==> run D: inputs <==
Design rgb2dvi, start of the top module:
module rgb2dvi (
    input  wire        PixelClk,
    input  wire [23:0] vid_pData,
    input  wire        vid_pVDE,
    input  wire        vid_pHSync,
    input  wire        vid_pVSync,
    output wire [9:0]  pDataOutRaw0,    
    output wire [9:0]  pDataOutRaw1,    
    output wire [9:0]  pDataOutRaw2     
);
clock: 2.62 ns
lec_check: 0
abc_area: 1
cap_margin: 35
core_margin: 2
core_utilization: 72
cts_cluster_size: 15
place_density_lb_addon: 0.25
setup_slack_margin: -0.26
slew_margin: 20
run.sh (not shown) runs the stock make flow with config.mk's settings and CLKGATE_MAP_FILE=.
==> run P: changes against run D <==
- ABC_AREA: 1 -> unset
- CAP_MARGIN: 35 -> 0
- CTS_CLUSTER_DIAMETER: unset -> 105
- CTS_CLUSTER_SIZE: 15 -> unset
- PLACE_DENSITY_LB_ADDON: 0.25 -> unset
- SETUP_SLACK_MARGIN: -0.26 -> -0.19
==> flow/constraint.sdc (replaced) <==
create_clock -name core_clock -period 3.18 [get_ports {PixelClk}]
set_input_delay 0.6360 -clock core_clock [delete_from_list [all_inputs] [get_ports {PixelClk}]]
set_output_delay 0.6360 -clock core_clock [all_outputs]
set_load 0.01 [all_outputs]
==> CHANGELOG.md <==
### Implementation results

- Final setup fails: 25
- And+or+nand+nor area frac: 8.633%
- Layout Check Fail Reasons: negative setup slack
- Status: failed layout checks
- Core area: 9819 µm²
- Starting Density: 74.83%
- Adder share: 24.62%
- Biggest area cells: dfxtp_1 (37%), ha_1 (15%), fa_1 (9.8%)
- Worst setup margin: -733.4 ps
- Synth unique cells: 59
- YS chip area: 7348 µm²
- Die Y: 105.0 µm
- Syn Area/Cell: 10.18 µm²
- Place WS: -388.3 ps
That was run P.
==> CHANGELOG.md <==
## Implementation

- YS chip area: 7746 µm²
- Synth unique cells: 33
- Biggest area cells: dfxtp_1 (35%), ha_1 (14%), fa_1 (9.3%)
- Status: did not finish
- Stop err: [ERROR DPL-0033] detailed placement checks failed during check placement.
- Fail Step: clock tree synthesis (4_1_cts)
- Place WS: -1165 ps
- Core area: 10370 µm²
- Syn Area/Cell: 8.522 µm²
- Die Y: 107.7 µm
That was run D.


==> inputs of 11-27 <==
==> flow/design.v <==
module TMDS_Encoder (
    input  wire       PixelClk,
    output reg  [9:0] pDataOutRaw,    
    input  wire [7:0] pDataOut,       
    input  wire       pC0,
    input  wire       pC1,
    input  wire       pVde
);
localparam [9:0] kCtlTkn0 = 10'b1101010100;
localparam [9:0] kCtlTkn1 = 10'b0010101011;
localparam [9:0] kCtlTkn2 = 10'b0101010100;
localparam [9:0] kCtlTkn3 = 10'b1010101011;
function [3:0] sum_bits8;
    input [7:0] u;
    integer i;
    begin
        sum_bits8 = 4'd0;
        for (i = 0; i < 8; i = i + 1)
            sum_bits8 = sum_bits8 + {3'b000, u[i]};
    end
endfunction
reg  [7:0] pDataOut_1;
reg  [3:0] n1d_1;
reg        pC0_1, pC1_1, pVde_1;
reg  [8:0] q_m_2;
reg  [3:0] n1q_m_2, n0q_m_2;
reg        pC0_2, pC1_2, pVde_2;
reg  signed [4:0] cnt_t_3;
wire [8:0] q_m_xor_1, q_m_xnor_1, q_m_1;
wire [3:0] n1q_m_1;
always @(posedge PixelClk) begin
    pVde_1     <= pVde;
    n1d_1      <= sum_bits8(pDataOut);
    pDataOut_1 <= pDataOut;
    pC0_1      <= pC0;
    pC1_1      <= pC1;
end
assign q_m_xor_1[0]  = pDataOut_1[0];
assign q_m_xnor_1[0] = pDataOut_1[0];
genvar gi;
generate
    for (gi = 1; gi < 8; gi = gi + 1) begin : encode
        assign q_m_xor_1[gi]  = q_m_xor_1[gi-1] ^ pDataOut_1[gi];
        assign q_m_xnor_1[gi] = ~(q_m_xnor_1[gi-1] ^ pDataOut_1[gi]);
    end
endgenerate
assign q_m_xor_1[8]  = 1'b1;
assign q_m_xnor_1[8] = 1'b0;
assign q_m_1 = (n1d_1 > 4'd4 || (n1d_1 == 4'd4 && pDataOut_1[0] == 1'b0)) ?
               q_m_xnor_1 : q_m_xor_1;
assign n1q_m_1 = sum_bits8(q_m_1[7:0]);
always @(posedge PixelClk) begin
    n1q_m_2 <= n1q_m_1;
    n0q_m_2 <= 4'd8 - n1q_m_1;
    q_m_2   <= q_m_1;
    pC0_2   <= pC0_1;
    pC1_2   <= pC1_1;
    pVde_2  <= pVde_1;
end
wire cond_balanced_2     = (cnt_t_3 == 5'sd0) || (n1q_m_2 == 4'd4);
wire cond_not_balanced_2 = (cnt_t_3 > 5'sd0 && n1q_m_2 > 4'd4) ||
                           (cnt_t_3 < 5'sd0 && n1q_m_2 < 4'd4);
wire [9:0] control_token_2 = (!pC1_2 && !pC0_2) ? kCtlTkn0 :
                             (!pC1_2 &&  pC0_2) ? kCtlTkn1 :
                             ( pC1_2 && !pC0_2) ? kCtlTkn2 :
                                                  kCtlTkn3;
wire [9:0] q_out_2 =
    !pVde_2                            ? control_token_2 :
    (cond_balanced_2 && !q_m_2[8])     ? {~q_m_2[8], q_m_2[8], ~q_m_2[7:0]} :
    (cond_balanced_2 &&  q_m_2[8])     ? {~q_m_2[8], q_m_2[8],  q_m_2[7:0]} :
    cond_not_balanced_2                ? {1'b1,      q_m_2[8], ~q_m_2[7:0]} :
                                         {1'b0,      q_m_2[8],  q_m_2[7:0]};
wire signed [4:0] dc_bias_2 = $signed({1'b0, n0q_m_2}) - $signed({1'b0, n1q_m_2});
wire signed [4:0] cnt_t_2 =
    !pVde_2                        ? 5'sd0 :
    (cond_balanced_2 && !q_m_2[8]) ? cnt_t_3 + dc_bias_2 :
    (cond_balanced_2 &&  q_m_2[8]) ? cnt_t_3 - dc_bias_2 :
    cond_not_balanced_2            ? cnt_t_3 + $signed({3'b000,  q_m_2[8], 1'b0}) + dc_bias_2 :
                                     cnt_t_3 - $signed({3'b000, ~q_m_2[8], 1'b0}) - dc_bias_2;
always @(posedge PixelClk) begin
    cnt_t_3     <= cnt_t_2;
    pDataOutRaw <= q_out_2;    
end
endmodule
module rgb2dvi (
    input  wire        PixelClk,
    input  wire [23:0] vid_pData,
    input  wire        vid_pVDE,
    input  wire        vid_pHSync,
    input  wire        vid_pVSync,
    output wire [9:0]  pDataOutRaw0,    
    output wire [9:0]  pDataOutRaw1,    
    output wire [9:0]  pDataOutRaw2     
);
TMDS_Encoder DataEncoder0 (
    .PixelClk(PixelClk), .pDataOutRaw(pDataOutRaw0),
    .pDataOut(vid_pData[15:8]), .pC0(vid_pHSync), .pC1(vid_pVSync), .pVde(vid_pVDE));
TMDS_Encoder DataEncoder1 (
    .PixelClk(PixelClk), .pDataOutRaw(pDataOutRaw1),
    .pDataOut(vid_pData[7:0]), .pC0(1'b0), .pC1(1'b0), .pVde(vid_pVDE));
TMDS_Encoder DataEncoder2 (
    .PixelClk(PixelClk), .pDataOutRaw(pDataOutRaw2),
    .pDataOut(vid_pData[23:16]), .pC0(1'b0), .pC1(1'b0), .pVde(vid_pVDE));
endmodule
==> flow/run.sh <==
#!/bin/bash
# the make line also repeats each setting of config.mk as NAME=value (left out here)
make -C /OpenROAD-flow-scripts/flow DESIGN_CONFIG=/design/flow/config.mk WORK_HOME=/design/flow/orfs CLKGATE_MAP_FILE= finish
==> flow/config.mk <==
export PLATFORM = sky130hd
export DESIGN_NAME = rgb2dvi
export DESIGN_NICKNAME = rgb2dvi
export VERILOG_FILES = /design/flow/design.v
export SDC_FILE = /design/flow/constraint.sdc
export NUM_CORES = 4
export LEC_CHECK = 0
export CAP_MARGIN = 30
export CELL_PAD_IN_SITES_DETAIL_PLACEMENT = 1
export CELL_PAD_IN_SITES_GLOBAL_PLACEMENT = 0
export CORE_ASPECT_RATIO = 1.96
export CORE_MARGIN = 2
export CORE_UTILIZATION = 54
export CTS_CLUSTER_DIAMETER = 292
export GPL_ROUTABILITY_DRIVEN = 1
export GPL_TIMING_DRIVEN = 0
export HOLD_SLACK_MARGIN = 0.06
export MIN_ROUTING_LAYER = met1
export SLEW_MARGIN = 15
export TNS_END_PERCENT = 35
==> flow/constraint.sdc <==
create_clock -name core_clock -period 5.74 [get_ports {PixelClk}]
set_input_delay 1.1480 -clock core_clock [delete_from_list [all_inputs] [get_ports {PixelClk}]]
set_output_delay 1.1480 -clock core_clock [all_outputs]
set_load 0.01 [all_outputs]
==> inputs of 08-17, as changes to 11-27 <==
Settings changed: CAP_MARGIN 30 to 20, CELL_PAD_IN_SITES_DETAIL_PLACEMENT 1 to not set, CELL_PAD_IN_SITES_GLOBAL_PLACEMENT 0 to not set, CORE_ASPECT_RATIO 1.96 to not set, CORE_UTILIZATION 54 to 72, CTS_CLUSTER_DIAMETER 292 to 29, GPL_ROUTABILITY_DRIVEN 1 to not set, GPL_TIMING_DRIVEN 0 to not set, HOLD_SLACK_MARGIN 0.06 to not set, MIN_ROUTING_LAYER met1 to not set, SETUP_SLACK_MARGIN set to 0.78, SLEW_MARGIN 15 to 20, TNS_END_PERCENT 35 to not set.
==> flow/constraint.sdc (replaced) <==
create_clock -name core_clock -period 3.18 [get_ports {PixelClk}]
set_input_delay 0.6360 -clock core_clock [delete_from_list [all_inputs] [get_ports {PixelClk}]]
set_output_delay 0.6360 -clock core_clock [all_outputs]
set_load 0.01 [all_outputs]
==> inputs of 04-22, as changes to 11-27 <==
Settings changed: ABC_AREA set to 1, CAP_MARGIN 30 to 20, CELL_PAD_IN_SITES_DETAIL_PLACEMENT 1 to not set, CELL_PAD_IN_SITES_GLOBAL_PLACEMENT 0 to not set, CORE_ASPECT_RATIO 1.96 to not set, CORE_UTILIZATION 54 to 72, CTS_CLUSTER_DIAMETER 292 to not set, GPL_ROUTABILITY_DRIVEN 1 to not set, GPL_TIMING_DRIVEN 0 to not set, HOLD_SLACK_MARGIN 0.06 to not set, MIN_ROUTING_LAYER met1 to not set, SLEW_MARGIN 15 to 20, TNS_END_PERCENT 35 to not set.
==> flow/constraint.sdc (replaced) <==
create_clock -name core_clock -period 4.05 [get_ports {PixelClk}]
set_input_delay 0.8100 -clock core_clock [delete_from_list [all_inputs] [get_ports {PixelClk}]]
set_output_delay 0.8100 -clock core_clock [all_outputs]
set_load 0.01 [all_outputs]
==> inputs of 07-21, as changes to 11-27 <==
Settings changed: CAP_MARGIN 30 to 20, CELL_PAD_IN_SITES_DETAIL_PLACEMENT 1 to not set, CELL_PAD_IN_SITES_GLOBAL_PLACEMENT 0 to not set, CORE_ASPECT_RATIO 1.96 to not set, CORE_UTILIZATION 54 to 65, CTS_CLUSTER_DIAMETER 292 to 145, GPL_ROUTABILITY_DRIVEN 1 to not set, GPL_TIMING_DRIVEN 0 to not set, HOLD_SLACK_MARGIN 0.06 to not set, MIN_ROUTING_LAYER met1 to not set, SLEW_MARGIN 15 to 20, TNS_END_PERCENT 35 to not set.
==> flow/constraint.sdc (replaced) <==
create_clock -name core_clock -period 3.18 [get_ports {PixelClk}]
set_input_delay 0.6360 -clock core_clock [delete_from_list [all_inputs] [get_ports {PixelClk}]]
set_output_delay 0.6360 -clock core_clock [all_outputs]
set_load 0.01 [all_outputs]
==> notes <==
04-22 ran to the end with violations: negative setup slack. 11-27 went through all stages and came out clean. 07-21 finished with negative setup slack left. 08-17 failed in clock tree synthesis (4_1_cts) on DPL-0038.
Maximum frequency, highest first: 07-21, 11-27, 04-22.
Worst hold slack, highest first: 04-22, 11-27, 07-21.
Of 07-21 and 04-22, 04-22 has the higher first-iteration DRC count (gap about 65%, measured against 04-22).
The lowest critical path depth belongs to 11-27, the highest to 04-22.
Clock skew: 07-21 < 11-27 < 04-22.
Sequential share of layout area, lowest first: 04-22, 07-21, 11-27.
The highest register-to-register slack belongs to 11-27, the lowest to 07-21.
==> figures <==
| item | 08-17 | 11-27 | 04-22 | 07-21 |
|---|---|---|---|---|
| Outcome | stopped before the end | finished clean | failed layout checks | failed layout checks |
| Stage where the flow stopped | clock tree synthesis (4_1_cts) | - | - | - |
| Reasons for failing layout checks | - | - | negative setup slack | negative setup slack |
| Detailed-routed wire length on met3 | - | 518 um | 2.92 mm | 603 um |
| Avg Inst Size Synth | 10.2 sq um | 10.2 sq um | 8.52 sq um | 10.2 sq um |
| Number of routed nets with antenna violations | - | 0 | 0 | 0 |
| Die outline area | 11,000 sq um | 14,600 sq um | 11,600 sq um | 12,200 sq um |
| CTS max path bufs | - | 2 | 2 | 2 |
| Total clock sinks | - | 135 | 135 | 135 |
| Tap cells | - | 152 | 136 | 140 |
| Setup violation total in the final timing report | - | 0 | 5 | 13 |
| Number of buffers added by the clock tree synthesis step | - | 17 | 17 | 17 |
| Post-route setup TNS | - | 0 ps | -1160 ps | -2820 ps |
| Met2 routing resource usage after global routing | - | 56.2% | 72.6% | 45.4% |
| Filler cells | - | 1,438 | 446 | 651 |
